== job 101 ==
==> flow/design.v (excerpt) <==
module complex_multiplier
    #(parameter integer     OPERAND_WIDTH_A = 16,  
      parameter integer     OPERAND_WIDTH_B = 16,  
      parameter integer     OPERAND_WIDTH_OUT = 32,   
      parameter integer     STAGES = 6,   
      parameter             BLOCKING = 0,
      parameter             ROUND_MODE = 0,
      parameter integer     GROWTH_BITS = 0,   
      parameter             BYTE_ALIGNED = 1,
      localparam            EFF_PORT_WIDTH_A = BYTE_ALIGNED ? ((OPERAND_WIDTH_A*2+15)/16)*16 : OPERAND_WIDTH_A * 2,
      localparam            EFF_PORT_WIDTH_B = BYTE_ALIGNED ? ((OPERAND_WIDTH_B*2+15)/16)*16 : OPERAND_WIDTH_B * 2,
      localparam            EFF_PORT_WIDTH_OUT = BYTE_ALIGNED ? ((OPERAND_WIDTH_OUT*2+15)/16)*16 : OPERAND_WIDTH_OUT * 2
    )
    (   
        input                                           aclk,
        input                                           aresetn,
		input                                           rounding_cy,
        input               [EFF_PORT_WIDTH_A - 1 : 0]    s_axis_a_tdata,
        output reg                                      s_axis_a_tready,
        input                                           s_axis_a_tvalid,
        input               [EFF_PORT_WIDTH_B - 1 : 0]    s_axis_b_tdata,
        output reg                                      s_axis_b_tready,
        input                                           s_axis_b_tvalid,
        output reg  		[EFF_PORT_WIDTH_OUT - 1 : 0]  m_axis_dout_tdata,
        output reg                                      m_axis_dout_tvalid,
        input                                           m_axis_dout_tready
        );
clock: 5.99 ns
lec_check: 0
cap_margin: 20
core_aspect_ratio: 0.7
core_margin: 2
core_utilization: 70
cts_cluster_diameter: 253
cts_cluster_size: 17
slew_margin: 20
run.sh (not shown) runs the stock make flow with config.mk's settings and CLKGATE_MAP_FILE=.
Although it ran to completion, job 101 produced a layout that fails the final checks because of negative setup slack.
The following lists how job 102 was set up differently from job 101:
Settings: putting ABC_AREA at 0 where nothing was set; swapping 70 for 72 in CORE_UTILIZATION; putting SETUP_SLACK_MARGIN at -0.45 where nothing was set; swapping 5.99 for 4.47 in the clock period (ns, I/O delays scaled along).
==> results <==
No crash in job 102: every stage finished, but the layout fails its final checks due to negative setup slack. Job 102 vs. job 101: final cycle utilization of the critical path went up by 38 points. Job 102 vs job 101: worst hold slack down. Comparing job 101 against job 102, there is no change at all in total clock buffers created by CTS. Compared with job 101, in job 102 total number of vias up 3524; sequential share of layout area down 1.2 points; clock buffer count down about 4%.
What job 103 does differently from job 102 at the input level:
Settings: removing CORE_ASPECT_RATIO (formerly 0.7); removing CTS_CLUSTER_DIAMETER (formerly 253); removing CTS_CLUSTER_SIZE (formerly 17); changing CORE_UTILIZATION from 72 to 40; removing SETUP_SLACK_MARGIN (formerly -0.45); removing ABC_AREA (formerly 0); changing the clock period (ns, I/O delays scaled along) from 4.47 to 7.26.
### Flow results
Job 103 reached the final stage; the timing, DRC and antenna checks on its layout passed. Data-path buffer share of cell area in the final layout | job 103 below job 102. Max met1 usage in global routing across job 103 and job 102: job 102. Register-to-register slack: job 103 vs job 102 up 2.25 ns. Job 103 against job 102: maximum frequency moved down. Relative to job 102, number of non-clock buffers has gone down in job 103. Chip area delta (job 103 − job 102): unfavourable. Compared with job 102, job 103 ends up with less cell area. On worst relative slew slack, job 103 does worse than job 102.
#### Input delta (job 104 over job 103)
Settings: changing CORE_UTILIZATION from 40 to 30; changing the clock period (ns, I/O delays scaled along) from 7.26 to 12.4.
==> comparison <==
- Compared with job 103, job 104 shows number of global-route vias before repair that has gone up slightly.
- Job 103 → job 104: count of clock buffers in the final design down 1.3%, overall via count from detail_route increased by 139 relative to the old numbers, post-route standard cell area excluding fillers level, arrival time reported for the critical path endpoint picked up an extra 0.39 ns.
- Job 104 against job 103; filler cell count in the final layout is up by more than a quarter.
- From job 103 to job 104 the numbers moved as follows: instance count after placement with tap cells included higher, number of CTS-inserted buffers moved up, wire length +3.5%.
- From job 103 to job 104, synthesized cell count did not move at all.


Setup of v20:
complex_multiplier again, from the RTL that the note above started with.
export LEC_CHECK = 0
export CAP_MARGIN = 5
export CORE_MARGIN = 2
export CORE_UTILIZATION = 70
export CTS_CLUSTER_DIAMETER = 29
export SETUP_SLACK_MARGIN = 1.62
export SLEW_MARGIN = 20
create_clock -name core_clock -period 5.52 [get_ports {aclk}]
Final checks on v20, whose flow otherwise completed, came back failing, citing negative setup slack.
Here is what was changed in the inputs of v15 compared with v20.
# v20
export LEC_CHECK = 0
export CAP_MARGIN = 5
export CORE_MARGIN = 2
export CORE_UTILIZATION = 70
export CTS_CLUSTER_DIAMETER = 29
export SETUP_SLACK_MARGIN = 1.62
export SLEW_MARGIN = 20
create_clock -name core_clock -period 5.52 [get_ports {aclk}]
# v15
export LEC_CHECK = 0
export CAP_MARGIN = 20
export CORE_MARGIN = 2
export CORE_UTILIZATION = 66
export SLEW_MARGIN = 20
create_clock -name core_clock -period 7.26 [get_ports {aclk}]
## What came out
- Going from v20 to v15, the number of tap cells added at floorplan was found to have gone up by 82.
- To summarise v20: no stage aborted, but the layout did not pass its checks, failing on negative setup slack.
- v15: PASS, flow complete, no timing, DRC or antenna violations
- | cell resize tally after clock tree synthesis | lower: v15 |
- Clock insertion delay at the later pin of the skew report on v15 is down relative to v20.
- Routed wire in v15 totals less than in v20.
- Taking v20 as the reference, in v15 wire length of the first global-routing pass went down about 15%, setup slack of the critical path after layout went up 1.19 ns, area growth from synthesis to final layout went down 17 points.
[inputs] v16 vs v15
# v15
export LEC_CHECK = 0
export CAP_MARGIN = 20
export CORE_MARGIN = 2
export CORE_UTILIZATION = 66
export SLEW_MARGIN = 20
create_clock -name core_clock -period 7.26 [get_ports {aclk}]
# v16
export LEC_CHECK = 0
export CAP_MARGIN = 20
export CORE_ASPECT_RATIO = 0.7
export CORE_MARGIN = 2
export CORE_UTILIZATION = 40
export GPL_ROUTABILITY_DRIVEN = 0
export SLEW_MARGIN = 20
create_clock -name core_clock -period 8.0 [get_ports {aclk}]
==> comparison <==
Compared with v15, number of placement rows in v16 increased by a little under 10%.
Fill cell total of the finished layout sits higher in v16 than in v15.
Of v16 and v15, it is v16 that has the higher highest cell delay on the worst timing path.
Per the comparison of v16 with v15, synthesis-to-finish area growth went up; wire length went up; cell count went up; count of non-CTS buffers in the layout went down.
